`flow/config.mk`:
```
export PLATFORM = sky130hd
export DESIGN_NAME = fft_4
export DESIGN_NICKNAME = fft_4
export VERILOG_FILES = /design/flow/design.v
export SDC_FILE = /design/flow/constraint.sdc
export NUM_CORES = 4
export LEC_CHECK = 0
export CAP_MARGIN = 20
export CORE_ASPECT_RATIO = 0.63
export CORE_MARGIN = 3
export CORE_UTILIZATION = 68
export CTS_CLUSTER_DIAMETER = 380
export CTS_CLUSTER_SIZE = 55
export MAX_ROUTING_LAYER = met4
export MIN_ROUTING_LAYER = met2
export PLACE_DENSITY_LB_ADDON = 0.04
export SETUP_SLACK_MARGIN = -0.15
export SLEW_MARGIN = 25
export TNS_END_PERCENT = 45
```
`flow/constraint.sdc`:
```
create_clock -name core_clock -period 1.78 [get_ports {clk}]
set_input_delay 0.3560 -clock core_clock [delete_from_list [all_inputs] [get_ports {clk}]]
set_output_delay 0.3560 -clock core_clock [all_outputs]
set_load 0.01 [all_outputs]
```
`flow/design.v`:
```
`timescale 1ns / 1ps
module fft_4(
        input               clk,
        input               rst_n,
        input wire signed [ 15:0]                   x0_real, 
        input wire signed [ 15:0]                   x0_imag,
        input wire signed [ 15:0]                   x1_real,
        input wire signed [ 15:0]                   x1_imag,
        input wire signed [ 15:0]                   x2_real,
        input wire signed [ 15:0]                   x2_imag,
        input wire signed [ 15:0]                   x3_real,
        input wire signed [ 15:0]                   x3_imag,
        output reg signed [ 15:0]                   X0_real,
        output reg signed [ 15:0]                   X0_imag,
        output reg signed [ 15:0]                   X1_real,
        output reg signed [ 15:0]                   X1_imag,            
        output reg signed [ 15:0]                   X2_real,
        output reg signed [ 15:0]                   X2_imag,
        output reg signed [ 15:0]                   X3_real,
        output reg signed [ 15:0]                   X3_imag
    );
parameter W4_0_real = 16'h7FFF; 
parameter W4_0_imag = 16'h0000;
parameter W4_1_real = 16'h0000;
parameter W4_1_imag = 16'h8000; 
parameter W4_2_real = 16'h8000; 
parameter W4_2_imag = 16'h0000; 
parameter W4_3_real = 16'h0000;   
parameter W4_3_imag = 16'h7FFF; 
        reg signed [ 15:0]              s0_real;
        reg signed [ 15:0]              s0_imag;
        reg signed [ 15:0]              s1_real;
        reg signed [ 15:0]              s1_imag;
        reg signed [ 15:0]              s2_real;
        reg signed [ 15:0]              s2_imag;
        reg signed [ 15:0]              s3_real;
        reg signed [ 15:0]              s3_imag;
        reg signed [ 15:0]              r0_real;
        reg signed [ 15:0]              r0_imag;
        reg signed [ 15:0]              r1_real;
        reg signed [ 15:0]              r1_imag;
        reg signed [ 15:0]              r2_real;
        reg signed [ 15:0]              r2_imag;
        reg signed [ 15:0]              r3_real;
        reg signed [ 15:0]              r3_imag;       
always @(posedge clk or negedge rst_n) begin
    if(!rst_n)begin
        s0_real     <=      'h0;
        s0_imag     <=      'h0;      
        s1_real     <=      'h0;
        s1_imag     <=      'h0;
        s2_real     <=      'h0;
        s2_imag     <=      'h0;
        s3_real     <=      'h0;
        s3_imag     <=      'h0;
    end
    else begin
        s0_real     <=      x0_real + x1_real;
        s0_imag     <=      x0_imag + x1_imag;
        s1_real     <=      x0_real - x1_real;
        s1_imag     <=      x0_imag - x1_imag;  
        s2_real     <=      x2_real + x3_real;
        s2_imag     <=      x2_imag + x3_imag;
        s3_real     <=      x2_real - x3_real;
        s3_imag     <=      x2_imag - x3_imag;
    end
end
always@(posedge clk or negedge rst_n)begin
    if (!rst_n)begin
        r0_real     <=      'h0;      
        r0_imag     <=      'h0;
        r1_real     <=      'h0;
        r1_imag     <=      'h0;
        r2_real     <=      'h0;
        r2_imag     <=      'h0;
        r3_real     <=      'h0;
        r3_imag     <=      'h0;
    end
    else begin
        r0_real     <=      s0_real + s2_real;
        r0_imag     <=      s0_imag + s2_imag;
        r2_real     <=      s0_real - s2_real;
        r2_imag     <=      s0_imag - s2_imag;
        r1_real     <=      s1_real + s3_imag;
        r1_imag     <=      s1_imag - s3_real;
        r3_real     <=      s1_real - s3_imag;
        r3_imag     <=      s1_imag + s3_real;
    end
end
always@(posedge clk or negedge rst_n)begin
    if (!rst_n)begin
        X0_real    <=       'b0;    
        X0_imag    <=       'b0; 
        X1_real    <=       'b0; 
        X1_imag    <=       'b0; 
        X2_real    <=       'b0; 
        X2_imag    <=       'b0; 
        X3_real    <=       'b0; 
        X3_imag    <=       'b0;
    end
    else begin
        X0_real    <=       r0_real;
        X0_imag    <=       r0_imag;
        X1_real    <=       r1_real;
        X1_imag    <=       r1_imag;
        X2_real    <=       r2_real;
        X2_imag    <=       r2_imag;
        X3_real    <=       r3_real;
        X3_imag    <=       r3_imag;
        end
end
endmodule
```
`flow/run.sh`:
```
#!/bin/bash
# the make line also repeats each setting of config.mk as NAME=value (left out here)
make -C /OpenROAD-flow-scripts/flow DESIGN_CONFIG=/design/flow/config.mk WORK_HOME=/design/flow/orfs CLKGATE_MAP_FILE= finish
```
==> impl_metrics.prom, run 1 <==
# HELP chip_impl_metric Implementation results
# TYPE chip_impl_metric gauge
chip_impl_metric{name="post_synth_and_or_nand_nor_area_fraction",unit=""} 0.103
chip_impl_metric{name="yosys_cells",unit=""} 2093
chip_impl_info{name="top_cells_by_count",value="sky130_fd_sc_hd__dfrtp_1, sky130_fd_sc_hd__ha_1, sky130_fd_sc_hd__inv_1, sky130_fd_sc_hd__a21oi_1, sky130_fd_sc_hd__nor2_1"} 1
chip_impl_metric{name="xor_share",unit=""} 0.0867
chip_impl_metric{name="synth.area.mux_share",unit=""} 0.00101
chip_impl_metric{name="fp.dieArea",unit="um2"} 33100
chip_impl_metric{name="postSynthNetCount",unit=""} 2479
chip_impl_info{name="top_logic_kind",value="adder cells"} 1
chip_impl_metric{name="synth.ff_latch_count",unit=""} 372
chip_impl_info{name="outcome",value="aborted with a tool error"} 1
chip_impl_metric{name="proportion_of_synthesized_flip_flops_having_asynchronous_set_or_reset",unit=""} 1.00
chip_impl_info{name="lastStage",value="clock tree synthesis (4_1_cts)"} 1
chip_impl_metric{name="detailedPlace.worstSlack",unit="ns"} -1.25
chip_impl_metric{name="routabilityCongestion",unit=""} 1.29
chip_impl_metric{name="yosys.stat.chipArea",unit="um2"} 21000
chip_impl_info{name="ys_dominant_reg_cell",value="sky130_fd_sc_hd__dfrtp_1"} 1
chip_impl_metric{name="enable_flop_cells",unit=""} 0
chip_impl_info{name="firstError",value="[ERROR DPL-0038] Utilization greater than 100%, impossible to legalize"} 1
chip_impl_info{name="post-synth-top-count-cell",value="sky130_fd_sc_hd__dfrtp_1"} 1
chip_impl_metric{name="netlist-cell-type-count",unit=""} 80
chip_impl_metric{name="synth-adder-area-share",unit=""} 0.158
chip_impl_info{name="synthDominantAreaCellType",value="sky130_fd_sc_hd__dfrtp_1"} 1
chip_impl_metric{name="postSynthAreaPerCell",unit="um2"} 10.0
chip_impl_metric{name="fp_util",unit=""} 0.699
chip_impl_metric{name="io_pins",unit=""} 258
chip_impl_metric{name="synth.yosys.warnings",unit=""} 1
chip_impl_metric{name="synth.cell_area",unit="um2"} 21000
chip_impl_metric{name="floorplan.core_area",unit="um2"} 30000
chip_impl_metric{name="placedInstanceArea",unit="um2"} 28600
chip_impl_info{name="topCellsByArea",value="sky130_fd_sc_hd__dfrtp_1, sky130_fd_sc_hd__ha_1, sky130_fd_sc_hd__xnor2_1, sky130_fd_sc_hd__a21oi_1, sky130_fd_sc_hd__inv_1"} 1
chip_impl_metric{name="post_synth_ao_oa_area_fraction",unit=""} 0.152
chip_impl_metric{name="die-width",unit="um"} 227
chip_impl_metric{name="seq_area_frac_synth",unit=""} 0.443
chip_impl_metric{name="synthDominantCellAreaShare",unit=""} 0.443
chip_impl_metric{name="fp-row-count",unit=""} 50
chip_impl_metric{name="dieHeight",unit="um"} 145
chip_impl_metric{name="detailed_place_hpwl",unit="mm"} 63.4
chip_impl_metric{name="netlist_instances",unit=""} 2093
chip_impl_metric{name="port-buffer-count",unit=""} 257
-- per-stage QoR --
step	std cells	setup TNS (ns)	util
after detailed placement	3224	-131.21	0.952
after floorplan	2093	-16.31	-
after global placement	3224	-98.96	0.952
==> inputs of run 2 (changes only) <==
Settings changed: CORE_ASPECT_RATIO 0.63 to not set, CORE_MARGIN 3 to 2, CORE_UTILIZATION 68 to 71, CTS_CLUSTER_DIAMETER 380 to not set, CTS_CLUSTER_SIZE 55 to 22, MAX_ROUTING_LAYER met4 to not set, MIN_ROUTING_LAYER met2 to not set, PLACE_DENSITY_LB_ADDON 0.04 to not set, SETUP_SLACK_MARGIN -0.15 to not set, SLEW_MARGIN 25 to 20, TNS_END_PERCENT 45 to not set.
Clock period 1.78 ns to 2.66 ns, I/O delays scaled along.
==> run 2 against run 1 <==
Against the previous run:
- now fails the layout checks on hold timing, setup timing
- synthesized cell count unchanged
- area after synthesis unchanged
- die area decreased by 6.4%
==> impl_metrics.prom, run 2 <==
# HELP chip_impl_metric Implementation results
# TYPE chip_impl_metric gauge
chip_impl_metric{name="proportion_of_synthesized_flip_flops_having_asynchronous_set_or_reset",unit=""} 1.00
chip_impl_metric{name="seq_cell_power",unit="uW"} 9310
chip_impl_metric{name="maxCapViolations",unit=""} 0
chip_impl_metric{name="first_global_vias",unit=""} 20383
chip_impl_info{name="grt_setup_unrepaired",value="yes"} 1
chip_impl_metric{name="areaGrowthSynthToFinish",unit="%"} 27.9
chip_impl_metric{name="number_of_h_tree_branching_levels",unit=""} 2
chip_impl_metric{name="floorplan.core_area",unit="um2"} 28900
chip_impl_metric{name="io_pins",unit=""} 258
chip_impl_metric{name="final_ant_viol_nets",unit=""} 0
chip_impl_metric{name="fp-row-count",unit=""} 62
chip_impl_info{name="so.violations",value="hold timing, setup timing"} 1
chip_impl_metric{name="report.power.total",unit="uW"} 27800
chip_impl_metric{name="post_drt_wl_per_cell",unit="um"} 27.3
chip_impl_info{name="timing.critical_path.cells",value="clkdlybuf4s50_1, inv_1, ha_1, buf_4, o21ai_0, a21oi_1, o21ai_1, nand2b_1, a211oi_1, xnor2_1"} 1
chip_impl_metric{name="postSynthAreaPerCell",unit="um2"} 10.0
chip_impl_metric{name="power.static_leakage",unit="uW"} 0.0126
chip_impl_metric{name="final_min_period_over_clock_period",unit=""} 1.17
chip_impl_info{name="ys_dominant_reg_cell",value="sky130_fd_sc_hd__dfrtp_1"} 1
chip_impl_metric{name="finalSetupViolations",unit=""} 30
chip_impl_metric{name="detail_route.wirelength",unit="mm"} 80.0
chip_impl_metric{name="final.setup.worst_slack",unit="ns"} -0.457
chip_impl_metric{name="seq_area_frac_synth",unit=""} 0.443
chip_impl_metric{name="enable_flop_cells",unit=""} 0
chip_impl_metric{name="synth.cell_area",unit="um2"} 21000
chip_impl_metric{name="synth-adder-area-share",unit=""} 0.158
chip_impl_metric{name="critical_path.n_buffers_inverters",unit=""} 3
chip_impl_metric{name="detailed_place_hpwl",unit="mm"} 44.1
chip_impl_metric{name="yosys.stat.chipArea",unit="um2"} 21000
chip_impl_metric{name="holdWs",unit="ns"} -0.0204
chip_impl_metric{name="post_cts_hold_fix_bufs",unit=""} 0
chip_impl_metric{name="die-width",unit="um"} 176
chip_impl_metric{name="remaining_drc_errors",unit=""} 0
chip_impl_metric{name="powerComb",unit="uW"} 12600
chip_impl_info{name="outcome",value="complete, but fails checks"} 1
chip_impl_info{name="top_logic_kind",value="adder cells"} 1
chip_impl_metric{name="peakVddDrop",unit="V"} 0.00111
chip_impl_metric{name="data_required_time_of_the_worst_path",unit="ns"} 3.02
chip_impl_metric{name="finalCoreUtilization",unit=""} 0.928
chip_impl_metric{name="first_iter_violations",unit=""} 4028
chip_impl_metric{name="timing.critical_path.depth",unit=""} 10
chip_impl_metric{name="grt_pass1_wl",unit="mm"} 113
chip_impl_metric{name="worst-r2r-cell-count",unit=""} 10
chip_impl_info{name="topCellsByArea",value="sky130_fd_sc_hd__dfrtp_1, sky130_fd_sc_hd__ha_1, sky130_fd_sc_hd__xnor2_1, sky130_fd_sc_hd__a21oi_1, sky130_fd_sc_hd__inv_1"} 1
chip_impl_metric{name="netlist_instances",unit=""} 2093
chip_impl_metric{name="critPathArrivalTime",unit="ns"} 3.48
chip_impl_metric{name="regToRegSetupSlack",unit="ns"} -0.31
chip_impl_metric{name="clock_path_buffers",unit=""} 3
chip_impl_info{name="endpoint_kind",value="flop"} 1
chip_impl_metric{name="yosys_cells",unit=""} 2093
chip_impl_info{name="setup.worst_path.start_class",value="input port"} 1
chip_impl_metric{name="fmax",unit="MHz"} 321
chip_impl_metric{name="post_synth_and_or_nand_nor_area_fraction",unit=""} 0.103
chip_impl_info{name="criticalPathCategory",value="in -> reg"} 1
chip_impl_info{name="post-synth-top-count-cell",value="sky130_fd_sc_hd__dfrtp_1"} 1
chip_impl_info{name="crit_path_start",value="x3_real[5]"} 1
chip_impl_metric{name="swShare",unit=""} 0.400
chip_impl_metric{name="synth.yosys.warnings",unit=""} 1
chip_impl_metric{name="grt_start_max_net_pins",unit=""} 82
chip_impl_metric{name="tritoncts.num_buffers",unit=""} 38
chip_impl_metric{name="port-buffer-count",unit=""} 257
chip_impl_metric{name="worstPathMaxFanout",unit=""} 4
chip_impl_info{name="regToRegStartpoint",value="s3_real[8]$_DFF_PN0_"} 1
chip_impl_info{name="critical_path.reg2reg.endpoint",value="r1_imag[15]$_DFF_PN0_"} 1
chip_impl_metric{name="detail_route.first_pass.iterations",unit=""} 20
chip_impl_metric{name="clk_latency",unit="ns"} 0.54
chip_impl_metric{name="cts.reportedPaths.clkPinSlew",unit="ns"} 0.07
chip_impl_metric{name="final_period_minus_worst_setup_slack",unit="ns"} 3.12
chip_impl_metric{name="tightestPinTransition",unit="ns"} 0.849
chip_impl_metric{name="track_usage",unit=""} 0.476
chip_impl_metric{name="combinationalPowerShare",unit=""} 0.454
chip_impl_metric{name="synth.ff_latch_count",unit=""} 372
chip_impl_info{name="top_cells_by_count",value="sky130_fd_sc_hd__dfrtp_1, sky130_fd_sc_hd__ha_1, sky130_fd_sc_hd__inv_1, sky130_fd_sc_hd__a21oi_1, sky130_fd_sc_hd__nor2_1"} 1
chip_impl_metric{name="dieHeight",unit="um"} 176
chip_impl_metric{name="route.detailed.vias_per_inst",unit=""} 6.96
chip_impl_metric{name="hold_viol",unit=""} 16
chip_impl_metric{name="clock_net_power",unit="uW"} 5870
chip_impl_metric{name="cts.sink_count",unit=""} 372
chip_impl_info{name="critPathSlowestCell",value="sky130_fd_sc_hd__a211oi_1"} 1
chip_impl_metric{name="netlist-cell-type-count",unit=""} 80
chip_impl_info{name="top_power_group",value="combinational cells"} 1
chip_impl_info{name="clock_tree_from_tritoncts",value="done"} 1
chip_impl_metric{name="crit_path_max_incr_delay",unit="ns"} 0.55
chip_impl_metric{name="power_density",unit="nW/um2"} 1030
chip_impl_metric{name="power_switching",unit="uW"} 11100
chip_impl_metric{name="synthDominantCellAreaShare",unit=""} 0.443
chip_impl_info{name="crit_path_end",value="s3_real[13]$_DFF_PN0_"} 1
chip_impl_metric{name="grt_overflow",unit=""} 0
chip_impl_metric{name="fillerInstances",unit=""} 962
chip_impl_metric{name="seq_power_share",unit=""} 0.335
chip_impl_metric{name="detailedPlace.worstSlack",unit="ns"} -0.497
chip_impl_metric{name="fp.dieArea",unit="um2"} 31000
chip_impl_metric{name="fp_util",unit=""} 0.726
chip_impl_metric{name="xor_share",unit=""} 0.0867
chip_impl_metric{name="clkPwrFrac",unit=""} 0.211
chip_impl_info{name="timing.critical_path.max_delay_family",value="AND-OR/OR-AND gates"} 1
chip_impl_metric{name="antenna_found_initial",unit=""} 11
chip_impl_info{name="min_delay_path_class",value="in -> async"} 1
chip_impl_metric{name="warnings",unit=""} 152
chip_impl_metric{name="synth.area.mux_share",unit=""} 0.00101
chip_impl_metric{name="via_count",unit=""} 20393
chip_impl_metric{name="postSynthNetCount",unit=""} 2479
chip_impl_info{name="synthDominantAreaCellType",value="sky130_fd_sc_hd__dfrtp_1"} 1
chip_impl_info{name="clockRootBuffer",value="sky130_fd_sc_hd__clkbuf_16"} 1
chip_impl_metric{name="power_report.internal_total",unit="uW"} 16700
chip_impl_metric{name="finalMaxSlewViolations",unit=""} 0
chip_impl_metric{name="routabilityCongestion",unit=""} 1.01
chip_impl_metric{name="post_synth_ao_oa_area_fraction",unit=""} 0.152
chip_impl_metric{name="finClkSkew",unit="ns"} 0.0240
chip_impl_metric{name="max-slew-margin-rel",unit=""} 0.430
chip_impl_metric{name="nets",unit=""} 2895
## run 2: final cells by class
type / instances / area (um2) / share of cell area
tap: 384 / 480 / 0.0179
clock buffer: 50 / 1120 / 0.0416
inverter: 230 / 863 / 0.0321
timing repair buffer: 456 / 4120 / 0.153
multi-input combinational: 1411 / 10700 / 0.399
clock inverter: 18 / 218 / 0.00811
antenna: 8 / 20.0 / 0.000745
sequential: 372 / 9320 / 0.347
## run 2: repair_timing
action | in CTS | in global routing
setup buffers | 1 | 6
setup endpoints to repair | 8 | 30
resized | 9 | 43
pin swaps | 1 | 9
## run 2: per-stage QoR
stage,hold WS (ns),instance area (um2),std cells,TNS [ns]
after CTS,0.0190,26600,2915,0
final,-0.0204,26900,2929,-3.77
after global routing,0.0350,26800,2925,-5.83
after detailed placement,0.335,25200,2846,-12.43
after global placement,0.332,25200,2846,-7.44
after floorplan,0.236,21000,2093,0
## run 2: per-layer routing
layer | global-route usage | routed length (um) | vias to the layer above
met1 | 0.538 | 24300 | 9380
met4 | 0.356 | 9300 | 4
met5 | 0 | 25 | -
li1 | - | - | 7852
met3 | 0.143 | 11100 | 955
met2 | 0.768 | 35200 | 2202
==> inputs of run 3 (changes only) <==
Settings changed: CORE_UTILIZATION 71 to 72, CTS_CLUSTER_SIZE 22 to 96, HOLD_SLACK_MARGIN set to -0.07, PLACE_DENSITY set to 0.79.
Clock period 2.66 ns to 2.82 ns, I/O delays scaled along.
==> run 3 against run 2 <==
Against the previous run:
- design area decreased by 2.3%
- wire length decreased by 17%
- largest power group unchanged
- register-to-register slack improved by 0.25 ns
- fails the layout checks on setup timing
- largest cell class unchanged
==> impl_metrics.prom, run 3 <==
# HELP chip_impl_metric Implementation results
# TYPE chip_impl_metric gauge
chip_impl_metric{name="yosys.stat.chipArea",unit="um2"} 21000
chip_impl_metric{name="power_report.internal_total",unit="uW"} 15700
chip_impl_metric{name="met1Wirelength",unit="mm"} 22.4
chip_impl_metric{name="antenna_found_initial",unit=""} 5
chip_impl_info{name="top_power_group",value="combinational cells"} 1
chip_impl_info{name="cp_common_cell",value="sky130_fd_sc_hd__nor2_1"} 1
chip_impl_metric{name="clock_net_power",unit="uW"} 5630
chip_impl_metric{name="worstPathMaxFanout",unit=""} 4
chip_impl_metric{name="tritoncts.num_buffers",unit=""} 39
chip_impl_metric{name="netlist_instances",unit=""} 2093
chip_impl_metric{name="fp.dieArea",unit="um2"} 30600
chip_impl_metric{name="hold_viol",unit=""} 0
chip_impl_metric{name="post_drt_wl_per_cell",unit="um"} 23.2
chip_impl_metric{name="worst-r2r-cell-count",unit=""} 9
chip_impl_metric{name="port-buffer-count",unit=""} 257
chip_impl_metric{name="detailedPlace.worstSlack",unit="ns"} -0.294
chip_impl_metric{name="fp_util",unit=""} 0.732
chip_impl_metric{name="fmax",unit="MHz"} 347
chip_impl_metric{name="detailed_place_hpwl",unit="mm"} 43.1
chip_impl_metric{name="cts.sink_count",unit=""} 372
chip_impl_metric{name="enable_flop_cells",unit=""} 0
chip_impl_metric{name="floorplan.core_area",unit="um2"} 28700
chip_impl_metric{name="tightestPinTransition",unit="ns"} 0.659
chip_impl_metric{name="fp-row-count",unit=""} 62
chip_impl_metric{name="grt_overflow",unit=""} 0
chip_impl_metric{name="routabilityCongestion",unit=""} 1.04
chip_impl_info{name="top_logic_kind",value="adder cells"} 1
chip_impl_metric{name="final_ant_viol_nets",unit=""} 0
chip_impl_metric{name="synth.ff_latch_count",unit=""} 372
chip_impl_metric{name="proportion_of_synthesized_flip_flops_having_asynchronous_set_or_reset",unit=""} 1.00
chip_impl_metric{name="regToRegSetupSlack",unit="ns"} -0.06
chip_impl_metric{name="detail_route.first_pass.iterations",unit=""} 14
chip_impl_metric{name="final_period_minus_worst_setup_slack",unit="ns"} 2.88
chip_impl_metric{name="number_of_h_tree_branching_levels",unit=""} 2
chip_impl_metric{name="first_iter_violations",unit=""} 2749
chip_impl_metric{name="post_synth_ao_oa_area_fraction",unit=""} 0.152
chip_impl_metric{name="power_switching",unit="uW"} 9340
chip_impl_metric{name="met3WireLength",unit="mm"} 7.01
chip_impl_metric{name="final.setup.worst_slack",unit="ns"} -0.0644
chip_impl_metric{name="post_synth_and_or_nand_nor_area_fraction",unit=""} 0.103
chip_impl_metric{name="max-slew-margin-rel",unit=""} 0.561
chip_impl_metric{name="synth.yosys.warnings",unit=""} 1
chip_impl_metric{name="nets",unit=""} 2824
chip_impl_metric{name="netlist-cell-type-count",unit=""} 80
chip_impl_metric{name="synthDominantCellAreaShare",unit=""} 0.443
chip_impl_info{name="setup.worst_path.start_class",value="flop"} 1
chip_impl_metric{name="route.met2.wl",unit="mm"} 31.5
chip_impl_info{name="crit_path_end",value="r0_real[12]$_DFF_PN0_"} 1
chip_impl_metric{name="grt_start_max_net_pins",unit=""} 70
chip_impl_info{name="routed.top_layer",value="met4"} 1
chip_impl_metric{name="powerComb",unit="uW"} 10800
chip_impl_metric{name="track_usage",unit=""} 0.433
chip_impl_info{name="ys_dominant_reg_cell",value="sky130_fd_sc_hd__dfrtp_1"} 1
chip_impl_metric{name="cts.reportedPaths.clkPinSlew",unit="ns"} 0.06
chip_impl_metric{name="power_density",unit="nW/um2"} 955
chip_impl_metric{name="clkPwrFrac",unit=""} 0.225
chip_impl_metric{name="yosys_cells",unit=""} 2093
chip_impl_metric{name="seq_cell_power",unit="uW"} 8600
chip_impl_metric{name="xor_share",unit=""} 0.0867
chip_impl_info{name="critPathSlowestCell",value="sky130_fd_sc_hd__a221oi_1"} 1
chip_impl_metric{name="critPathArrivalTime",unit="ns"} 3.28
chip_impl_metric{name="areaGrowthSynthToFinish",unit="%"} 24.9
chip_impl_info{name="synthDominantAreaCellType",value="sky130_fd_sc_hd__dfrtp_1"} 1
chip_impl_metric{name="combinationalPowerShare",unit=""} 0.432
chip_impl_metric{name="synth.cell_area",unit="um2"} 21000
chip_impl_info{name="timing.critical_path.max_delay_family",value="AND-OR/OR-AND gates"} 1
chip_impl_metric{name="final_min_period_over_clock_period",unit=""} 1.02
chip_impl_metric{name="maxCapViolations",unit=""} 0
chip_impl_metric{name="finalSetupViolations",unit=""} 2
chip_impl_metric{name="via_count",unit=""} 18514
chip_impl_info{name="outcome",value="complete, but fails checks"} 1
chip_impl_info{name="endpoint_kind",value="flop"} 1
chip_impl_metric{name="cts_resized",unit=""} 0
chip_impl_metric{name="holdWs",unit="ns"} 0.0108
chip_impl_metric{name="data_required_time_of_the_worst_path",unit="ns"} 3.21
chip_impl_metric{name="route.detailed.vias_per_inst",unit=""} 6.48
chip_impl_metric{name="finClkSkew",unit="ns"} 0.0144
chip_impl_info{name="critical_path.reg2reg.endpoint",value="r0_real[12]$_DFF_PN0_"} 1
chip_impl_info{name="timing.critical_path.cells",value="ha_1, fa_1, nand2b_1, a221oi_1, o221a_2, a21oi_1, nor2_1, nor2_1, xnor2_2"} 1
chip_impl_info{name="clock_tree_from_tritoncts",value="done"} 1
chip_impl_info{name="criticalPathCategory",value="reg -> reg"} 1
chip_impl_info{name="topCellsByArea",value="sky130_fd_sc_hd__dfrtp_1, sky130_fd_sc_hd__ha_1, sky130_fd_sc_hd__xnor2_1, sky130_fd_sc_hd__a21oi_1, sky130_fd_sc_hd__inv_1"} 1
chip_impl_metric{name="postSynthNetCount",unit=""} 2479
chip_impl_metric{name="clk_latency",unit="ns"} 0.54
chip_impl_metric{name="synth.area.mux_share",unit=""} 0.00101
chip_impl_info{name="so.violations",value="setup timing"} 1
chip_impl_metric{name="synth-adder-area-share",unit=""} 0.158
chip_impl_metric{name="dieHeight",unit="um"} 175
chip_impl_info{name="post-synth-top-count-cell",value="sky130_fd_sc_hd__dfrtp_1"} 1
chip_impl_metric{name="critical_path.n_buffers_inverters",unit=""} 0
chip_impl_metric{name="io_pins",unit=""} 258
chip_impl_metric{name="post_cts_hold_fix_bufs",unit=""} 0
chip_impl_metric{name="remaining_drc_errors",unit=""} 0
chip_impl_metric{name="detail_route.wirelength",unit="mm"} 66.4
chip_impl_info{name="top_cells_by_count",value="sky130_fd_sc_hd__dfrtp_1, sky130_fd_sc_hd__ha_1, sky130_fd_sc_hd__inv_1, sky130_fd_sc_hd__a21oi_1, sky130_fd_sc_hd__nor2_1"} 1
chip_impl_info{name="crit_path_start",value="s3_real[0]$_DFF_PN0_"} 1
chip_impl_metric{name="seq_area_frac_synth",unit=""} 0.443
chip_impl_info{name="clockRootBuffer",value="sky130_fd_sc_hd__clkbuf_16"} 1
chip_impl_metric{name="first_global_vias",unit=""} 19263
chip_impl_metric{name="seq_power_share",unit=""} 0.343
chip_impl_metric{name="grt_pass1_wl",unit="mm"} 104
chip_impl_metric{name="power.static_leakage",unit="uW"} 0.0122
chip_impl_metric{name="cts_setup_buffers",unit=""} 0
chip_impl_metric{name="die-width",unit="um"} 175
chip_impl_info{name="regToRegStartpoint",value="s3_real[0]$_DFF_PN0_"} 1
chip_impl_metric{name="peakVddDrop",unit="V"} 0.000850
chip_impl_metric{name="clock_path_buffers",unit=""} 3
chip_impl_metric{name="postSynthAreaPerCell",unit="um2"} 10.0
chip_impl_metric{name="swShare",unit=""} 0.373
chip_impl_metric{name="crit_path_max_incr_delay",unit="ns"} 0.59
chip_impl_metric{name="warnings",unit=""} 148
chip_impl_metric{name="timing.critical_path.depth",unit=""} 9
chip_impl_metric{name="finalMaxSlewViolations",unit=""} 0
chip_impl_info{name="min_delay_path_class",value="in -> async"} 1
run 3: metal layers:
layer | vias up | global-route usage
li1 | 7712 | -
met1 | 8723 | 0.513
met2 | 1581 | 0.704
met3 | 498 | 0.106
met4 | 0 | 0.294
met5 | - | 0
run 3: area by class of cell:
class	instances	area, um2
Fill cell	1144	2470
Sequential cell	372	9310
Antenna cell	5	12.5
Clock inverter	18	260
Tap cell	384	480
Multi-Input combinational cell	1411	10600
Inverter	230	863
Clock buffer	53	1140
Timing Repair Buffer	384	3610
run 3: metrics by stage:
stage	utilization	std cells	setup TNS [ns]	power (uW)	instance area [um2]
final	0.914	2857	-0.0954	25000	26200
after global routing	0.914	2857	-0.0294	26000	26200
after CTS	0.912	2852	0	24500	26200
after detailed placement	0.863	2781	-5.29	18400	24800
after global placement	0.863	2781	-1.73	17800	24800
after floorplan	-	2093	0	14000	21000
==> inputs of run 4 (changes only) <==
Settings changed: CORE_MARGIN 2 to 3, CORE_UTILIZATION 72 to 65, CTS_CLUSTER_DIAMETER set to 380, CTS_CLUSTER_SIZE 96 to 55, HOLD_SLACK_MARGIN -0.07 to not set, MIN_ROUTING_LAYER set to met1, PLACE_DENSITY 0.79 to 0.64, SETUP_SLACK_MARGIN set to 0.49, SLEW_MARGIN 20 to 25, TNS_END_PERCENT set to 45.
Clock period 2.82 ns to 1.65 ns, I/O delays scaled along.
==> run 4 against run 3 <==
Against the previous run:
- the flow now stops in clock tree synthesis (4_1_cts)
- area after synthesis did not move
- die area rose by 13%
- synthesized cell count did not move
==> impl_metrics.prom, run 4 <==
# HELP chip_impl_metric Implementation results
# TYPE chip_impl_metric gauge
chip_impl_metric{name="synth.ff_latch_count",unit=""} 372
chip_impl_metric{name="die-width",unit="um"} 186
chip_impl_metric{name="postSynthNetCount",unit=""} 2479
chip_impl_info{name="synthDominantAreaCellType",value="sky130_fd_sc_hd__dfrtp_1"} 1
chip_impl_metric{name="post_synth_ao_oa_area_fraction",unit=""} 0.152
chip_impl_info{name="lastStage",value="clock tree synthesis (4_1_cts)"} 1
chip_impl_metric{name="synth.cell_area",unit="um2"} 21000
chip_impl_metric{name="routabilityCongestion",unit=""} 1.05
chip_impl_metric{name="enable_flop_cells",unit=""} 0
chip_impl_metric{name="detailed_place_hpwl",unit="mm"} 54.1
chip_impl_metric{name="fp.dieArea",unit="um2"} 34500
chip_impl_metric{name="dp_cells",unit=""} 3275
chip_impl_metric{name="yosys.stat.chipArea",unit="um2"} 21000
chip_impl_info{name="top_cells_by_count",value="sky130_fd_sc_hd__dfrtp_1, sky130_fd_sc_hd__ha_1, sky130_fd_sc_hd__inv_1, sky130_fd_sc_hd__a21oi_1, sky130_fd_sc_hd__nor2_1"} 1
chip_impl_metric{name="io_pins",unit=""} 258
chip_impl_metric{name="postSynthAreaPerCell",unit="um2"} 10.0
chip_impl_metric{name="netlist_instances",unit=""} 2093
chip_impl_metric{name="xor_share",unit=""} 0.0867
chip_impl_metric{name="port-buffer-count",unit=""} 257
chip_impl_info{name="post-synth-top-count-cell",value="sky130_fd_sc_hd__dfrtp_1"} 1
chip_impl_metric{name="fp-row-count",unit=""} 65
chip_impl_info{name="outcome",value="aborted with a tool error"} 1
chip_impl_metric{name="netlist-cell-type-count",unit=""} 80
chip_impl_info{name="top_logic_kind",value="adder cells"} 1
chip_impl_info{name="ys_dominant_reg_cell",value="sky130_fd_sc_hd__dfrtp_1"} 1
chip_impl_metric{name="fp_util",unit=""} 0.662
chip_impl_metric{name="synthDominantCellAreaShare",unit=""} 0.443
chip_impl_metric{name="seq_area_frac_synth",unit=""} 0.443
chip_impl_info{name="topCellsByArea",value="sky130_fd_sc_hd__dfrtp_1, sky130_fd_sc_hd__ha_1, sky130_fd_sc_hd__xnor2_1, sky130_fd_sc_hd__a21oi_1, sky130_fd_sc_hd__inv_1"} 1
chip_impl_metric{name="dieHeight",unit="um"} 186
chip_impl_metric{name="proportion_of_synthesized_flip_flops_having_asynchronous_set_or_reset",unit=""} 1.00
chip_impl_metric{name="post_synth_and_or_nand_nor_area_fraction",unit=""} 0.103
chip_impl_metric{name="synth-adder-area-share",unit=""} 0.158
chip_impl_metric{name="synth.area.mux_share",unit=""} 0.00101
chip_impl_metric{name="floorplan.core_area",unit="um2"} 31700
chip_impl_metric{name="yosys_cells",unit=""} 2093
chip_impl_info{name="firstError",value="[ERROR DPL-0038] Utilization greater than 100%, impossible to legalize"} 1
chip_impl_metric{name="synth.yosys.warnings",unit=""} 1
## run 4: through the flow
stage	setup TNS, ns	hold slack, ns	cell area [um2]	setup slack [ns]
global placement	-113.41	0.235	29400	-1.04
detailed placement	-131.24	0.237	29400	-1.14
floorplan	-24.89	0.0344	22200	-0.643
==> inputs of run 5 (changes only) <==
Settings changed: CORE_MARGIN 3 to 2, CORE_UTILIZATION 65 to 56, CTS_CLUSTER_DIAMETER 380 to not set, CTS_CLUSTER_SIZE 55 to not set, MIN_ROUTING_LAYER met1 to not set, PLACE_DENSITY 0.64 to not set, SETUP_SLACK_MARGIN 0.49 to not set, SLEW_MARGIN 25 to 20, TNS_END_PERCENT 45 to not set.
Clock period 1.65 ns to 1.85 ns, I/O delays scaled along.
==> run 5 against run 4 <==
Against the previous run:
- now fails the layout checks on capacitance limit, slew limit, setup timing
- synthesized cell count did not move
- area after synthesis did not move
- die area rose by 13%
==> impl_metrics.prom, run 5 <==
# HELP chip_impl_metric Implementation results
# TYPE chip_impl_metric gauge
chip_impl_info{name="outcome",value="complete, but fails checks"} 1
chip_impl_info{name="so.violations",value="capacitance limit, slew limit, setup timing"} 1
chip_impl_metric{name="power_density",unit="nW/um2"} 1430
chip_impl_metric{name="yosys_cells",unit=""} 2093
chip_impl_info{name="timing.critical_path.cells",value="dlygate4sd2_1, inv_1, ha_1, nor2b_1, o21ai_1, a21oi_2, o21ai_2, nand2b_1, a211oi_2, xnor2_1"} 1
chip_impl_info{name="endpoint_kind",value="flop"} 1
chip_impl_metric{name="synth.yosys.warnings",unit=""} 1
chip_impl_metric{name="grt_start_max_net_pins",unit=""} 63
chip_impl_info{name="ys_dominant_reg_cell",value="sky130_fd_sc_hd__dfrtp_1"} 1
chip_impl_metric{name="die-width",unit="um"} 198
chip_impl_metric{name="synthDominantCellAreaShare",unit=""} 0.443
chip_impl_metric{name="fmax",unit="MHz"} 251
chip_impl_metric{name="synth-adder-area-share",unit=""} 0.158
chip_impl_metric{name="final.setup.worst_slack",unit="ns"} -2.14
chip_impl_metric{name="synth.area.mux_share",unit=""} 0.00101
chip_impl_metric{name="final_period_minus_worst_setup_slack",unit="ns"} 3.99
chip_impl_info{name="setup.worst_path.start_class",value="input port"} 1
chip_impl_metric{name="detailedPlace.worstSlack",unit="ns"} -0.977
chip_impl_metric{name="seq_power_share",unit=""} 0.280
chip_impl_info{name="top_cells_by_count",value="sky130_fd_sc_hd__dfrtp_1, sky130_fd_sc_hd__ha_1, sky130_fd_sc_hd__inv_1, sky130_fd_sc_hd__a21oi_1, sky130_fd_sc_hd__nor2_1"} 1
chip_impl_info{name="clock_tree_from_tritoncts",value="done"} 1
chip_impl_metric{name="tritoncts.num_buffers",unit=""} 39
chip_impl_info{name="critical_path.reg2reg.endpoint",value="r1_imag[12]$_DFF_PN0_"} 1
chip_impl_metric{name="floorplan.core_area",unit="um2"} 36800
chip_impl_metric{name="timing.critical_path.depth",unit=""} 10
chip_impl_metric{name="grt_overflow",unit=""} 0
chip_impl_metric{name="clk_latency",unit="ns"} 0.63
chip_impl_metric{name="post_drt_wl_per_cell",unit="um"} 29.8
chip_impl_metric{name="crit_path_max_incr_delay",unit="ns"} 1.07
chip_impl_metric{name="warnings",unit=""} 151
chip_impl_metric{name="via_count",unit=""} 22862
chip_impl_metric{name="final_min_period_over_clock_period",unit=""} 2.15
chip_impl_metric{name="proportion_of_synthesized_flip_flops_having_asynchronous_set_or_reset",unit=""} 1.00
chip_impl_info{name="critPathSlowestCell",value="sky130_fd_sc_hd__o21ai_1"} 1
chip_impl_metric{name="areaGrowthSynthToFinish",unit="%"} 61.4
chip_impl_metric{name="netlist-cell-type-count",unit=""} 80
chip_impl_metric{name="power_switching",unit="uW"} 19600
chip_impl_metric{name="hold_viol",unit=""} 0
chip_impl_metric{name="timing.setup.tns",unit="ns"} -65.41
chip_impl_metric{name="postSynthAreaPerCell",unit="um2"} 10.0
chip_impl_metric{name="max-slew-margin-rel",unit=""} -0.0251
chip_impl_metric{name="finClkSkew",unit="ns"} 0.0360
chip_impl_info{name="endpoint_of_the_worst_hold_path",value="s3_imag[0]$_DFF_PN0_"} 1
chip_impl_metric{name="final_ant_viol_nets",unit=""} 0
chip_impl_metric{name="power_report.internal_total",unit="uW"} 28700
chip_impl_metric{name="antenna_found_initial",unit=""} 23
chip_impl_metric{name="clock_net_power",unit="uW"} 8990
chip_impl_metric{name="routabilityCongestion",unit=""} 0.940
chip_impl_metric{name="dieHeight",unit="um"} 198
chip_impl_metric{name="regToRegSetupSlack",unit="ns"} -1.32
chip_impl_metric{name="track_usage",unit=""} 0.396
chip_impl_metric{name="cts.reportedPaths.clkPinSlew",unit="ns"} 0.07
chip_impl_info{name="regToRegStartpoint",value="s1_imag[1]$_DFF_PN0_"} 1
chip_impl_metric{name="yosys.stat.chipArea",unit="um2"} 21000
chip_impl_metric{name="detailed_place_hpwl",unit="mm"} 48.1
chip_impl_info{name="min-delay-start",value="x3_imag[0]"} 1
chip_impl_info{name="top_power_group",value="combinational cells"} 1
chip_impl_info{name="clockRootBuffer",value="sky130_fd_sc_hd__clkbuf_16"} 1
chip_impl_metric{name="critical_path.n_buffers_inverters",unit=""} 2
chip_impl_metric{name="finalCoreUtilization",unit=""} 0.922
chip_impl_metric{name="enable_flop_cells",unit=""} 0
chip_impl_metric{name="grt_pass1_wl",unit="mm"} 118
chip_impl_metric{name="worst-r2r-cell-count",unit=""} 9
chip_impl_metric{name="route.detailed.vias_per_inst",unit=""} 6.53
chip_impl_metric{name="nets",unit=""} 3371
chip_impl_metric{name="critPathArrivalTime",unit="ns"} 4.50
chip_impl_metric{name="first_global_vias",unit=""} 21469
chip_impl_metric{name="combinationalPowerShare",unit=""} 0.534
chip_impl_metric{name="io_pins",unit=""} 258
chip_impl_metric{name="remaining_drc_errors",unit=""} 0
chip_impl_metric{name="cts.sink_count",unit=""} 372
chip_impl_metric{name="clkPwrFrac",unit=""} 0.186
chip_impl_metric{name="fp_util",unit=""} 0.571
chip_impl_metric{name="peakVddDrop",unit="V"} 0.00121
chip_impl_info{name="criticalPathCategory",value="in -> reg"} 1
chip_impl_metric{name="seq_area_frac_synth",unit=""} 0.443
chip_impl_metric{name="fp.dieArea",unit="um2"} 39100
chip_impl_info{name="post-synth-top-count-cell",value="sky130_fd_sc_hd__dfrtp_1"} 1
chip_impl_metric{name="fp-row-count",unit=""} 70
chip_impl_info{name="crit_path_end",value="s3_real[13]$_DFF_PN0_"} 1
chip_impl_metric{name="powerComb",unit="uW"} 25800
chip_impl_metric{name="detail_route.wirelength",unit="mm"} 104
chip_impl_info{name="timing.critical_path.max_delay_family",value="AND-OR/OR-AND gates"} 1
chip_impl_metric{name="port-buffer-count",unit=""} 257
chip_impl_metric{name="post_synth_and_or_nand_nor_area_fraction",unit=""} 0.103
chip_impl_metric{name="first_iter_violations",unit=""} 3545
chip_impl_info{name="top_logic_kind",value="adder cells"} 1
chip_impl_metric{name="post_synth_ao_oa_area_fraction",unit=""} 0.152
chip_impl_metric{name="hold_depth",unit=""} 3
chip_impl_metric{name="seq_cell_power",unit="uW"} 13500
chip_impl_info{name="topCellsByArea",value="sky130_fd_sc_hd__dfrtp_1, sky130_fd_sc_hd__ha_1, sky130_fd_sc_hd__xnor2_1, sky130_fd_sc_hd__a21oi_1, sky130_fd_sc_hd__inv_1"} 1
chip_impl_metric{name="tightestPinTransition",unit="ns"} 1.52
chip_impl_metric{name="netlist_instances",unit=""} 2093
chip_impl_metric{name="finalMaxSlewViolations",unit=""} 2
chip_impl_metric{name="power.static_leakage",unit="uW"} 0.0163
chip_impl_metric{name="number_of_h_tree_branching_levels",unit=""} 2
chip_impl_metric{name="synth.ff_latch_count",unit=""} 372
chip_impl_metric{name="xor_share",unit=""} 0.0867
chip_impl_info{name="min_delay_path_class",value="in -> reg"} 1
chip_impl_metric{name="swShare",unit=""} 0.405
chip_impl_metric{name="detail_route.first_pass.iterations",unit=""} 12
chip_impl_metric{name="clock_path_buffers",unit=""} 3
chip_impl_metric{name="maxCapViolations",unit=""} 1
chip_impl_metric{name="data_required_time_of_the_worst_path",unit="ns"} 2.36
chip_impl_metric{name="postSynthNetCount",unit=""} 2479
chip_impl_metric{name="worstPathMaxFanout",unit=""} 3
chip_impl_metric{name="finalSetupViolations",unit=""} 160
chip_impl_metric{name="synth.cell_area",unit="um2"} 21000
chip_impl_info{name="grt_setup_unrepaired",value="yes"} 1
chip_impl_info{name="synthDominantAreaCellType",value="sky130_fd_sc_hd__dfrtp_1"} 1
chip_impl_info{name="crit_path_start",value="x3_real[1]"} 1
chip_impl_metric{name="fillerInstances",unit=""} 1222
[run 5: layout make-up]
type	count	area, um2	area share
multi-input combinational	1411	13600	0.400
sequential	372	9320	0.275
timing repair buffer	931	8050	0.237
clock buffer	47	1070	0.0315
inverter	230	948	0.0280
tap	468	586	0.0173
clock inverter	23	328	0.00967
antenna	20	50.0	0.00148
[run 5: layer usage]
layer / share of wire / vias to the layer above / global-route usage
li1: - / 8832 / -
met1: 0.31 / 10717 / 0.443
met2: 0.43 / 2205 / 0.678
met3: 0.14 / 1072 / 0.0946
met4: 0.12 / 36 / 0.260
met5: 0.0083 / - / 0
[run 5: through the flow]
stage	instances	power (uW)	instance area, um2	hold slack, ns
floorplan	2093	22000	22000	0.0744
global placement	3316	31000	29100	0.296
detailed placement	3316	31600	29100	0.296
CTS	3441	42300	32100	0.153
global route	3495	49700	33900	0.117
finish	3502	48300	33900	0.126
[run 5: what timing repair did]
item / 4_1_cts / 5_1_grt
hold endpoints to repair: 26 / 0
gates resized: 330 / 368
pin swaps: 174 / 193
hold buffers: 1 / 0
buffers inserted: 62 / 56
endpoints found under the setup margin: 178 / 199
==> inputs of run 6 (changes only) <==
Settings changed: CORE_UTILIZATION 56 to 64, CTS_CLUSTER_DIAMETER set to 380, CTS_CLUSTER_SIZE set to 55, MIN_ROUTING_LAYER set to met1, PLACE_DENSITY set to 0.64, SLEW_MARGIN 20 to 25, TNS_END_PERCENT set to 45.
Clock period 1.85 ns to 1.67 ns, I/O delays scaled along.
==> run 6 against run 5 <==
Against the previous run:
- the flow now stops in clock tree synthesis (4_1_cts)
- die area is 12% lower
- synthesized cell count stayed put
- area after synthesis stayed put
==> impl_metrics.prom, run 6 <==
# HELP chip_impl_metric Implementation results
# TYPE chip_impl_metric gauge
chip_impl_metric{name="yosys.stat.chipArea",unit="um2"} 21000
chip_impl_metric{name="synth-adder-area-share",unit=""} 0.158
chip_impl_metric{name="yosys_cells",unit=""} 2093
chip_impl_metric{name="synth.cell_area",unit="um2"} 21000
chip_impl_metric{name="synth.ff_latch_count",unit=""} 372
chip_impl_metric{name="dp_cells",unit=""} 3302
chip_impl_metric{name="port-buffer-count",unit=""} 257
chip_impl_metric{name="proportion_of_synthesized_flip_flops_having_asynchronous_set_or_reset",unit=""} 1.00
chip_impl_metric{name="fp_util",unit=""} 0.647
chip_impl_info{name="firstError",value="[ERROR DPL-0033] detailed placement checks failed during check placement."} 1
chip_impl_metric{name="synth.yosys.warnings",unit=""} 1
chip_impl_metric{name="dieHeight",unit="um"} 185
chip_impl_metric{name="detailedPlace.worstSlack",unit="ns"} -1.10
chip_impl_metric{name="postSynthAreaPerCell",unit="um2"} 10.0
chip_impl_info{name="lastStage",value="clock tree synthesis (4_1_cts)"} 1
chip_impl_info{name="post-synth-top-count-cell",value="sky130_fd_sc_hd__dfrtp_1"} 1
chip_impl_metric{name="die-width",unit="um"} 185
chip_impl_metric{name="post_synth_and_or_nand_nor_area_fraction",unit=""} 0.103
chip_impl_metric{name="post_synth_ao_oa_area_fraction",unit=""} 0.152
chip_impl_info{name="ys_dominant_reg_cell",value="sky130_fd_sc_hd__dfrtp_1"} 1
chip_impl_metric{name="io_pins",unit=""} 258
chip_impl_metric{name="routabilityCongestion",unit=""} 0.980
chip_impl_metric{name="netlist-cell-type-count",unit=""} 80
chip_impl_info{name="topCellsByArea",value="sky130_fd_sc_hd__dfrtp_1, sky130_fd_sc_hd__ha_1, sky130_fd_sc_hd__xnor2_1, sky130_fd_sc_hd__a21oi_1, sky130_fd_sc_hd__inv_1"} 1
chip_impl_info{name="outcome",value="aborted with a tool error"} 1
chip_impl_metric{name="fp.dieArea",unit="um2"} 34300
chip_impl_info{name="top_cells_by_count",value="sky130_fd_sc_hd__dfrtp_1, sky130_fd_sc_hd__ha_1, sky130_fd_sc_hd__inv_1, sky130_fd_sc_hd__a21oi_1, sky130_fd_sc_hd__nor2_1"} 1
chip_impl_info{name="synthDominantAreaCellType",value="sky130_fd_sc_hd__dfrtp_1"} 1
chip_impl_metric{name="floorplan.core_area",unit="um2"} 32500
chip_impl_metric{name="postSynthNetCount",unit=""} 2479
chip_impl_metric{name="seq_area_frac_synth",unit=""} 0.443
chip_impl_metric{name="synth.area.mux_share",unit=""} 0.00101
chip_impl_metric{name="xor_share",unit=""} 0.0867
chip_impl_metric{name="detailed_place_hpwl",unit="mm"} 50.1
chip_impl_metric{name="synthDominantCellAreaShare",unit=""} 0.443
chip_impl_metric{name="enable_flop_cells",unit=""} 0
chip_impl_metric{name="fp-row-count",unit=""} 66
chip_impl_info{name="top_logic_kind",value="adder cells"} 1
chip_impl_metric{name="netlist_instances",unit=""} 2093
[run 6: per-stage QoR]
stage	TNS (ns)	instance area [um2]	hold slack, ns
after detailed placement	-127.86	29200	0.273
after global placement	-112.78	29200	0.270
after floorplan	-24.27	22000	0.0384
==> inputs of run 7 (changes only) <==
Settings changed: CORE_UTILIZATION 64 to 66, CTS_CLUSTER_DIAMETER 380 to not set, CTS_CLUSTER_SIZE 55 to not set, MIN_ROUTING_LAYER met1 to not set, PLACE_DENSITY 0.64 to not set, PLACE_DENSITY_LB_ADDON set to 0.0, SETUP_SLACK_MARGIN set to 0.51, SLEW_MARGIN 25 to 20, TNS_END_PERCENT 45 to not set.
Clock period 1.67 ns to 1.85 ns, I/O delays scaled along.
==> run 7 against run 6 <==
Against the previous run:
- the run again fails in clock tree synthesis (4_1_cts)
- die area decreased by 3.0%
- area after synthesis is the same
- synthesized cell count did not move
==> impl_metrics.prom, run 7 <==
# HELP chip_impl_metric Implementation results
# TYPE chip_impl_metric gauge
chip_impl_info{name="outcome",value="aborted with a tool error"} 1
chip_impl_info{name="lastStage",value="clock tree synthesis (4_1_cts)"} 1
chip_impl_info{name="firstError",value="[ERROR DPL-0038] Utilization greater than 100%, impossible to legalize"} 1
chip_impl_metric{name="seq_area_frac_synth",unit=""} 0.443
chip_impl_metric{name="io_pins",unit=""} 258
chip_impl_metric{name="die-width",unit="um"} 182
chip_impl_metric{name="fp-row-count",unit=""} 65
chip_impl_metric{name="detailedPlace.worstSlack",unit="ns"} -1.16
chip_impl_metric{name="fp.dieArea",unit="um2"} 33300
chip_impl_info{name="synthDominantAreaCellType",value="sky130_fd_sc_hd__dfrtp_1"} 1
chip_impl_metric{name="yosys.stat.chipArea",unit="um2"} 21000
chip_impl_metric{name="netlist_instances",unit=""} 2093
chip_impl_info{name="top_cells_by_count",value="sky130_fd_sc_hd__dfrtp_1, sky130_fd_sc_hd__ha_1, sky130_fd_sc_hd__inv_1, sky130_fd_sc_hd__a21oi_1, sky130_fd_sc_hd__nor2_1"} 1
chip_impl_metric{name="postSynthAreaPerCell",unit="um2"} 10.0
chip_impl_metric{name="synth.yosys.warnings",unit=""} 1
chip_impl_metric{name="fp_util",unit=""} 0.667
chip_impl_metric{name="proportion_of_synthesized_flip_flops_having_asynchronous_set_or_reset",unit=""} 1.00
chip_impl_metric{name="netlist-cell-type-count",unit=""} 80
chip_impl_metric{name="yosys_cells",unit=""} 2093
chip_impl_metric{name="synth.area.mux_share",unit=""} 0.00101
chip_impl_info{name="top_logic_kind",value="adder cells"} 1
chip_impl_metric{name="dieHeight",unit="um"} 182
chip_impl_metric{name="routabilityCongestion",unit=""} 1.03
chip_impl_info{name="ys_dominant_reg_cell",value="sky130_fd_sc_hd__dfrtp_1"} 1
chip_impl_metric{name="port-buffer-count",unit=""} 257
chip_impl_metric{name="synth-adder-area-share",unit=""} 0.158
chip_impl_info{name="post-synth-top-count-cell",value="sky130_fd_sc_hd__dfrtp_1"} 1
chip_impl_metric{name="synth.ff_latch_count",unit=""} 372
chip_impl_info{name="topCellsByArea",value="sky130_fd_sc_hd__dfrtp_1, sky130_fd_sc_hd__ha_1, sky130_fd_sc_hd__xnor2_1, sky130_fd_sc_hd__a21oi_1, sky130_fd_sc_hd__inv_1"} 1
chip_impl_metric{name="xor_share",unit=""} 0.0867
chip_impl_metric{name="enable_flop_cells",unit=""} 0
chip_impl_metric{name="detailed_place_hpwl",unit="mm"} 58.4
chip_impl_metric{name="synthDominantCellAreaShare",unit=""} 0.443
chip_impl_metric{name="postSynthNetCount",unit=""} 2479
chip_impl_metric{name="post_synth_and_or_nand_nor_area_fraction",unit=""} 0.103
chip_impl_metric{name="post_synth_ao_oa_area_fraction",unit=""} 0.152
chip_impl_metric{name="synth.cell_area",unit="um2"} 21000
chip_impl_metric{name="floorplan.core_area",unit="um2"} 31500
-- run 7: metrics by stage --
step | instances | hold WS, ns | area (um2) | util | total power [uW]
after detailed placement | 3223 | 0.335 | 29400 | 0.934 | 32700
after global placement | 3223 | 0.331 | 29400 | 0.934 | 30800
after floorplan | 2093 | 0.0744 | 22600 | - | 22400
==> inputs of run 8 (changes only) <==
Settings changed: CORE_UTILIZATION 66 to 61, PLACE_DENSITY_LB_ADDON 0.0 to not set, SETUP_SLACK_MARGIN 0.51 to -0.2, TNS_END_PERCENT set to 5.
Clock period 1.85 ns to 2.73 ns, I/O delays scaled along.
==> run 8 against run 7 <==
Against the previous run:
- the layout now fails its checks (setup timing)
- synthesized cell count unchanged
- area after synthesis unchanged
- die area increased by 8.0%
==> impl_metrics.prom, run 8 <==
# HELP chip_impl_metric Implementation results
# TYPE chip_impl_metric gauge
chip_impl_metric{name="maxCapViolations",unit=""} 0
chip_impl_metric{name="nets",unit=""} 2881
chip_impl_metric{name="tritoncts.num_buffers",unit=""} 40
chip_impl_metric{name="final_ant_viol_nets",unit=""} 0
chip_impl_metric{name="combinationalPowerShare",unit=""} 0.424
chip_impl_metric{name="xor_share",unit=""} 0.0867
chip_impl_metric{name="data_required_time_of_the_worst_path",unit="ns"} 3.15
chip_impl_info{name="clock_tree_from_tritoncts",value="done"} 1
chip_impl_metric{name="fp-row-count",unit=""} 67
chip_impl_metric{name="placedInstanceArea",unit="um2"} 25200
chip_impl_metric{name="clk_latency",unit="ns"} 0.56
chip_impl_info{name="cp_common_cell",value="sky130_fd_sc_hd__a21oi_1"} 1
chip_impl_metric{name="seq_power_share",unit=""} 0.357
chip_impl_metric{name="fp_util",unit=""} 0.623
chip_impl_metric{name="detail_route.wirelength",unit="mm"} 55.6
chip_impl_metric{name="synth.cell_area",unit="um2"} 21000
chip_impl_metric{name="warnings",unit=""} 149
chip_impl_info{name="clockRootBuffer",value="sky130_fd_sc_hd__clkbuf_16"} 1
chip_impl_metric{name="swShare",unit=""} 0.355
chip_impl_metric{name="synth-adder-area-share",unit=""} 0.158
chip_impl_info{name="critPathSlowestCell",value="sky130_fd_sc_hd__dfrtp_1"} 1
chip_impl_metric{name="final_cell_area",unit="um2"} 26500
chip_impl_info{name="top_power_group",value="combinational cells"} 1
chip_impl_info{name="min-delay-start",value="r1_real[6]$_DFF_PN0_"} 1
chip_impl_metric{name="final.setup.worst_slack",unit="ns"} -0.0386
chip_impl_info{name="routed.top_layer",value="met4"} 1
chip_impl_metric{name="clock_net_power",unit="uW"} 5390
chip_impl_metric{name="routabilityCongestion",unit=""} 0.988
chip_impl_metric{name="first_iter_violations",unit=""} 1288
chip_impl_metric{name="peakVddDrop",unit="V"} 0.000780
chip_impl_metric{name="netlist_instances",unit=""} 2093
chip_impl_metric{name="hold_depth",unit=""} 0
chip_impl_metric{name="fp.dieArea",unit="um2"} 35900
chip_impl_info{name="endpoint_kind",value="flop"} 1
chip_impl_metric{name="met1Wirelength",unit="mm"} 23.2
chip_impl_metric{name="met3WireLength",unit="mm"} 3.48
chip_impl_metric{name="report.power.total",unit="uW"} 24600
chip_impl_metric{name="worst-r2r-cell-count",unit=""} 10
chip_impl_metric{name="grt_overflow",unit=""} 0
chip_impl_metric{name="power_report.internal_total",unit="uW"} 15900
chip_impl_metric{name="postSynthNetCount",unit=""} 2479
chip_impl_metric{name="first_global_vias",unit=""} 17199
chip_impl_info{name="timing.critical_path.cells",value="inv_1, ha_1, fa_1, nand2b_1, a21boi_1, o21ai_0, a21oi_1, a31o_1, a21oi_1, xnor2_1"} 1
chip_impl_metric{name="worstPathMaxFanout",unit=""} 3
chip_impl_metric{name="synth.area.mux_share",unit=""} 0.00101
chip_impl_metric{name="grt_pass1_wl",unit="mm"} 89.3
chip_impl_metric{name="antenna_found_initial",unit=""} 2
chip_impl_info{name="topCellsByArea",value="sky130_fd_sc_hd__dfrtp_1, sky130_fd_sc_hd__ha_1, sky130_fd_sc_hd__xnor2_1, sky130_fd_sc_hd__a21oi_1, sky130_fd_sc_hd__inv_1"} 1
chip_impl_metric{name="synth.yosys.warnings",unit=""} 1
chip_impl_metric{name="via_count",unit=""} 16763
chip_impl_metric{name="proportion_of_synthesized_flip_flops_having_asynchronous_set_or_reset",unit=""} 1.00
chip_impl_metric{name="dieHeight",unit="um"} 190
chip_impl_metric{name="seq_cell_power",unit="uW"} 8770
chip_impl_metric{name="power_density",unit="nW/um2"} 927
chip_impl_metric{name="detailed_place_hpwl",unit="mm"} 42.1
chip_impl_metric{name="io_pins",unit=""} 258
chip_impl_info{name="criticalPathCategory",value="reg -> reg"} 1
chip_impl_metric{name="yosys.stat.chipArea",unit="um2"} 21000
chip_impl_info{name="crit_path_start",value="s1_imag[0]$_DFF_PN0_"} 1
chip_impl_metric{name="clkPwrFrac",unit=""} 0.219
chip_impl_metric{name="post_synth_and_or_nand_nor_area_fraction",unit=""} 0.103
chip_impl_metric{name="fmax",unit="MHz"} 361
chip_impl_info{name="post-synth-top-count-cell",value="sky130_fd_sc_hd__dfrtp_1"} 1
chip_impl_metric{name="power.static_leakage",unit="uW"} 0.0124
chip_impl_info{name="top_cells_by_count",value="sky130_fd_sc_hd__dfrtp_1, sky130_fd_sc_hd__ha_1, sky130_fd_sc_hd__inv_1, sky130_fd_sc_hd__a21oi_1, sky130_fd_sc_hd__nor2_1"} 1
chip_impl_info{name="synthDominantAreaCellType",value="sky130_fd_sc_hd__dfrtp_1"} 1
chip_impl_info{name="so.violations",value="setup timing"} 1
chip_impl_metric{name="synth.ff_latch_count",unit=""} 372
chip_impl_metric{name="final_min_period_over_clock_period",unit=""} 1.01
chip_impl_metric{name="critical_path.n_buffers_inverters",unit=""} 1
chip_impl_info{name="critical_path.reg2reg.endpoint",value="r2_imag[12]$_DFF_PN0_"} 1
chip_impl_info{name="outcome",value="complete, but fails checks"} 1
chip_impl_metric{name="final_period_minus_worst_setup_slack",unit="ns"} 2.77
chip_impl_metric{name="max-slew-margin-rel",unit=""} 0.555
chip_impl_metric{name="track_usage",unit=""} 0.317
chip_impl_info{name="endpoint_of_the_worst_hold_path",value="X1_real[6]$_DFF_PN0_"} 1
chip_impl_metric{name="regToRegSetupSlack",unit="ns"} -0.04
chip_impl_info{name="ys_dominant_reg_cell",value="sky130_fd_sc_hd__dfrtp_1"} 1
chip_impl_info{name="setup.worst_path.start_class",value="flop"} 1
chip_impl_metric{name="post_drt_wl_per_cell",unit="um"} 18.7
chip_impl_metric{name="cts.reportedPaths.clkPinSlew",unit="ns"} 0.06
chip_impl_metric{name="grt_start_max_net_pins",unit=""} 92
chip_impl_info{name="min_delay_path_class",value="reg -> reg"} 1
chip_impl_metric{name="critPathArrivalTime",unit="ns"} 3.19
chip_impl_metric{name="synthDominantCellAreaShare",unit=""} 0.443
chip_impl_metric{name="route.met2.wl",unit="mm"} 26.8
chip_impl_metric{name="finalSetupViolations",unit=""} 2
chip_impl_metric{name="finalMaxSlewViolations",unit=""} 0
chip_impl_metric{name="enable_flop_cells",unit=""} 0
chip_impl_metric{name="post_synth_ao_oa_area_fraction",unit=""} 0.152
chip_impl_info{name="timing.critical_path.max_delay_family",value="AND-OR/OR-AND gates"} 1
chip_impl_metric{name="crit_path_max_incr_delay",unit="ns"} 0.43
chip_impl_metric{name="seq_area_frac_synth",unit=""} 0.443
chip_impl_metric{name="finClkSkew",unit="ns"} 0.0157
chip_impl_metric{name="route.detailed.vias_per_inst",unit=""} 5.63
chip_impl_metric{name="netlist-cell-type-count",unit=""} 80
chip_impl_info{name="top_logic_kind",value="adder cells"} 1
chip_impl_metric{name="postSynthAreaPerCell",unit="um2"} 10.0
chip_impl_metric{name="die-width",unit="um"} 190
chip_impl_metric{name="port-buffer-count",unit=""} 257
chip_impl_metric{name="floorplan.core_area",unit="um2"} 33700
chip_impl_metric{name="timing.critical_path.depth",unit=""} 10
chip_impl_metric{name="yosys_cells",unit=""} 2093
chip_impl_metric{name="clock_path_buffers",unit=""} 3
chip_impl_metric{name="hold_viol",unit=""} 0
chip_impl_metric{name="tightestPinTransition",unit="ns"} 0.664
chip_impl_metric{name="number_of_h_tree_branching_levels",unit=""} 2
chip_impl_metric{name="power_switching",unit="uW"} 8730
chip_impl_metric{name="remaining_drc_errors",unit=""} 0
chip_impl_metric{name="detail_route.first_pass.iterations",unit=""} 5
chip_impl_info{name="regToRegStartpoint",value="s1_imag[0]$_DFF_PN0_"} 1
chip_impl_metric{name="powerComb",unit="uW"} 10400
chip_impl_metric{name="cts.sink_count",unit=""} 372
chip_impl_info{name="crit_path_end",value="r2_imag[12]$_DFF_PN0_"} 1
chip_impl_metric{name="areaGrowthSynthToFinish",unit="%"} 26.3
==> run 8: per-layer routing <==
metal / up-vias / global-route usage
li1: 7826 / -
met1: 8110 / 0.414
met2: 668 / 0.532
met3: 159 / 0.0505
met4: 0 / 0.126
met5: - / 0
==> run 8: stage by stage <==
step	hold slack (ns)	setup WS, ns	utilization	cells	TNS, ns
floorplan	0.250	0.257	-	2093	0
global placement	0.331	-0.259	0.748	2900	-5.16
detailed placement	0.335	-0.353	0.748	2900	-8.21
CTS	0.347	0.0327	0.787	2973	0
global route	0.349	-0.177	0.787	2975	-0.885
finish	0.343	-0.0386	0.787	2975	-0.0544
==> run 8: final cells by class <==
cell class                      count  area, um2
Sequential cell                   372       9310
Clock buffer                       47       1060
Fill cell                        2194       7170
Multi-Input combinational cell   1411      10500
Inverter                          230        863
Tap cell                          448        561
Antenna cell                        2       5.00
Timing Repair Buffer              440       3980
Clock inverter                     25        243
==> run 8: repair_timing <==
item	4_1_cts	5_1_grt
gates resized	0	0
hold endpoints to repair	53	0
hold buffers	1	0
setup buffers	0	0
Power and IR drop assume default switching activity.
